// blockRunner
module blockRunner(
    input wire CLK,              
    input wire RST_BTN,          
    output wire VGA_HS_O,        
    output wire VGA_VS_O,        
    output reg [3:0] VGA_R,      
    output reg [3:0] VGA_G,      
    output reg [3:0] VGA_B,      
    output wire a, ba, c, d, e, f, g,
    output wire a1, ba1, c1, d1, e1, f1, g1,
    output wire a2, ba2, c2, d2, e2, f2, g2,
    output wire a3, ba3, c3, d3, e3, f3, g3,
    input SW0,
    input KEY0,
    input KEY1,
    input KEY2,
    input KEY3
    );
clock: 6.06 ns
lec_check: 0
abc_area: 1
cap_margin: 20
cell_pad_in_sites_global_placement: 3
core_margin: 2
core_utilization: 71
cts_cluster_diameter: 23
min_routing_layer: met2
setup_slack_margin: 0.81
slew_margin: 35
tns_end_percent: 60
run.sh (not shown) runs the stock make flow with config.mk's settings and CLKGATE_MAP_FILE=.
The first run never finished: it broke off in global placement without I/O (3_1_place_gp_skip_io).
Then changed:
==> flow/config.mk (replaced) <==
export PLATFORM = sky130hd
export DESIGN_NAME = blockRunner
export DESIGN_NICKNAME = blockRunner
export VERILOG_FILES = /design/flow/design.v
export SDC_FILE = /design/flow/constraint.sdc
export NUM_CORES = 4
export LEC_CHECK = 0
export CAP_MARGIN = 20
export CORE_MARGIN = 2
export CORE_UTILIZATION = 64
export SETUP_SLACK_MARGIN = 1.98
export SLEW_MARGIN = 20
==> flow/constraint.sdc (replaced) <==
create_clock -name core_clock -period 7.38 [get_ports {CLK}]
set_input_delay 1.4760 -clock core_clock [delete_from_list [all_inputs] [get_ports {CLK}]]
set_output_delay 1.4760 -clock core_clock [all_outputs]
set_load 0.01 [all_outputs]
Result: The new run passed the timing, design-rule and antenna checks. Synthesized area came out lower by a few percent. Die size came out higher by a little under a tenth. Synthesized cell count came out lower by about a fifth.
Then changed:
--- a/flow/config.mk
+++ b/flow/config.mk
@@ -9,4 +9,5 @@
 export CORE_MARGIN = 2
-export CORE_UTILIZATION = 64
-export SETUP_SLACK_MARGIN = 1.98
+export CORE_UTILIZATION = 68
+export CTS_CLUSTER_SIZE = 47
+export SETUP_SLACK_MARGIN = -0.47
 export SLEW_MARGIN = 20
==> flow/constraint.sdc (replaced) <==
create_clock -name core_clock -period 4.65 [get_ports {CLK}]
set_input_delay 0.9300 -clock core_clock [delete_from_list [all_inputs] [get_ports {CLK}]]
set_output_delay 0.9300 -clock core_clock [all_outputs]
set_load 0.01 [all_outputs]
Outcome: The new run finished with setup timing left; via count grows by 12%; synthesized area is unchanged; synthesized cell count is unchanged; final area grows by 2.6%; die area shrinks by 5.8%; worst hold slack gains 0.0087 ns; power grows by 73%; non-clock buffer count grows by 170; core utilization grows by 6.7 points; clock skew grows by 0.0047 ns; clock power grows by 58%.
Then changed:
--- a/flow/config.mk
+++ b/flow/config.mk
@@ -9,5 +9,4 @@
 export CORE_MARGIN = 2
-export CORE_UTILIZATION = 68
-export CTS_CLUSTER_SIZE = 47
-export SETUP_SLACK_MARGIN = -0.47
+export CORE_UTILIZATION = 70
+export CTS_CLUSTER_SIZE = 24
 export SLEW_MARGIN = 20
==> flow/constraint.sdc (replaced) <==
create_clock -name core_clock -period 6.38 [get_ports {CLK}]
set_input_delay 1.2760 -clock core_clock [delete_from_list [all_inputs] [get_ports {CLK}]]
set_output_delay 1.2760 -clock core_clock [all_outputs]
set_load 0.01 [all_outputs]
Outcome: With this change the flow produced a clean layout. Cell count falls by 7.6%. Design area falls by 8.3%. Power falls by 35%. Worst setup slack is better by 1.2 ns. Combinational power falls by 43%. Clock skew rises by 0.0068 ns. Wire length falls by 21%. Non-clock buffer count falls by 277.
Then changed:
--- a/flow/config.mk
+++ b/flow/config.mk
@@ -7,6 +7,9 @@
 export LEC_CHECK = 0
-export CAP_MARGIN = 20
+export ABC_AREA = 1
+export CAP_MARGIN = 0
 export CORE_MARGIN = 2
 export CORE_UTILIZATION = 70
-export CTS_CLUSTER_SIZE = 24
+export CTS_CLUSTER_SIZE = 73
+export HOLD_SLACK_MARGIN = -0.1
+export SETUP_SLACK_MARGIN = 1.18
 export SLEW_MARGIN = 20
==> flow/constraint.sdc (replaced) <==
create_clock -name core_clock -period 4.62 [get_ports {CLK}]
set_input_delay 0.9240 -clock core_clock [delete_from_list [all_inputs] [get_ports {CLK}]]
set_output_delay 0.9240 -clock core_clock [all_outputs]
set_load 0.01 [all_outputs]
Effect: Now the flow produced a layout that fails on setup timing. Global-route usage rises by 6.1 points. Final cell count rises by 23%. Cell area rises by 10%. Routed wire length rises by 26%.
Then changed:
--- a/flow/config.mk
+++ b/flow/config.mk
@@ -8,8 +8,5 @@
 export ABC_AREA = 1
-export CAP_MARGIN = 0
+export CAP_MARGIN = 20
 export CORE_MARGIN = 2
-export CORE_UTILIZATION = 70
-export CTS_CLUSTER_SIZE = 73
-export HOLD_SLACK_MARGIN = -0.1
-export SETUP_SLACK_MARGIN = 1.18
+export CORE_UTILIZATION = 62
 export SLEW_MARGIN = 20
==> flow/constraint.sdc (replaced) <==
create_clock -name core_clock -period 3.58 [get_ports {CLK}]
set_input_delay 0.7160 -clock core_clock [delete_from_list [all_inputs] [get_ports {CLK}]]
set_output_delay 0.7160 -clock core_clock [all_outputs]
set_load 0.01 [all_outputs]
=> The changed run finished with setup timing left. Clock-buffer cell count falls by 2. Non-clock buffer count rises by 256. Combinational power rises by 34%. Routed wire length falls by 5.3%.

* * *

blockRunner again, from the RTL that the note above started with.
export LEC_CHECK = 0
export CAP_MARGIN = 5
export CELL_PAD_IN_SITES_GLOBAL_PLACEMENT = 1
export CORE_ASPECT_RATIO = 0.53
export CORE_MARGIN = 2
export CORE_UTILIZATION = 28
export GPL_TIMING_DRIVEN = 1
export MAX_ROUTING_LAYER = met4
export SETUP_SLACK_MARGIN = 2.27
export SLEW_MARGIN = 20
export TNS_END_PERCENT = 35
create_clock -name core_clock -period 9.35 [get_ports {CLK}]
The starting point completed without violations.
Next try:
==> flow/config.mk (replaced) <==
export PLATFORM = sky130hd
export DESIGN_NAME = blockRunner
export DESIGN_NICKNAME = blockRunner
export VERILOG_FILES = /design/flow/design.v
export SDC_FILE = /design/flow/constraint.sdc
export NUM_CORES = 4
export LEC_CHECK = 0
export CAP_MARGIN = 20
export CORE_MARGIN = 2
export CORE_UTILIZATION = 9
export SLEW_MARGIN = 20
==> flow/constraint.sdc (replaced) <==
create_clock -name core_clock -period 10.9 [get_ports {CLK}]
set_input_delay 2.1800 -clock core_clock [delete_from_list [all_inputs] [get_ports {CLK}]]
set_output_delay 2.1800 -clock core_clock [all_outputs]
set_load 0.01 [all_outputs]
Outcome: Register-to-register slack improved by 0.89 ns. Routed wire length went down by 17%. Via count came out lower by 2.6%. Cell count is higher by 60%. First-iteration DRC count fell by 14%. Design area rose by about 9%. Synthesized cell count is unchanged. Non-clock buffer count went down by 63.
Next try:
--- a/flow/config.mk
+++ b/flow/config.mk
@@ -8,4 +8,5 @@
 export CAP_MARGIN = 20
 export CORE_MARGIN = 2
-export CORE_UTILIZATION = 9
+export CORE_UTILIZATION = 66
+export CTS_CLUSTER_SIZE = 47
 export SLEW_MARGIN = 20
==> flow/constraint.sdc (replaced) <==
create_clock -name core_clock -period 6.75 [get_ports {CLK}]
set_input_delay 1.3500 -clock core_clock [delete_from_list [all_inputs] [get_ports {CLK}]]
set_output_delay 1.3500 -clock core_clock [all_outputs]
set_load 0.01 [all_outputs]
Result: The new run finished with timing, DRC and antenna clean; first-iteration DRC count goes down by 11%; worst setup slack is worse by 2.2 ns; clock-buffer cell count goes up by 6; power goes up by 61%; routed wire length goes down by 2.3%.
No activity file was given, so power comes from the tool's default toggle rates.
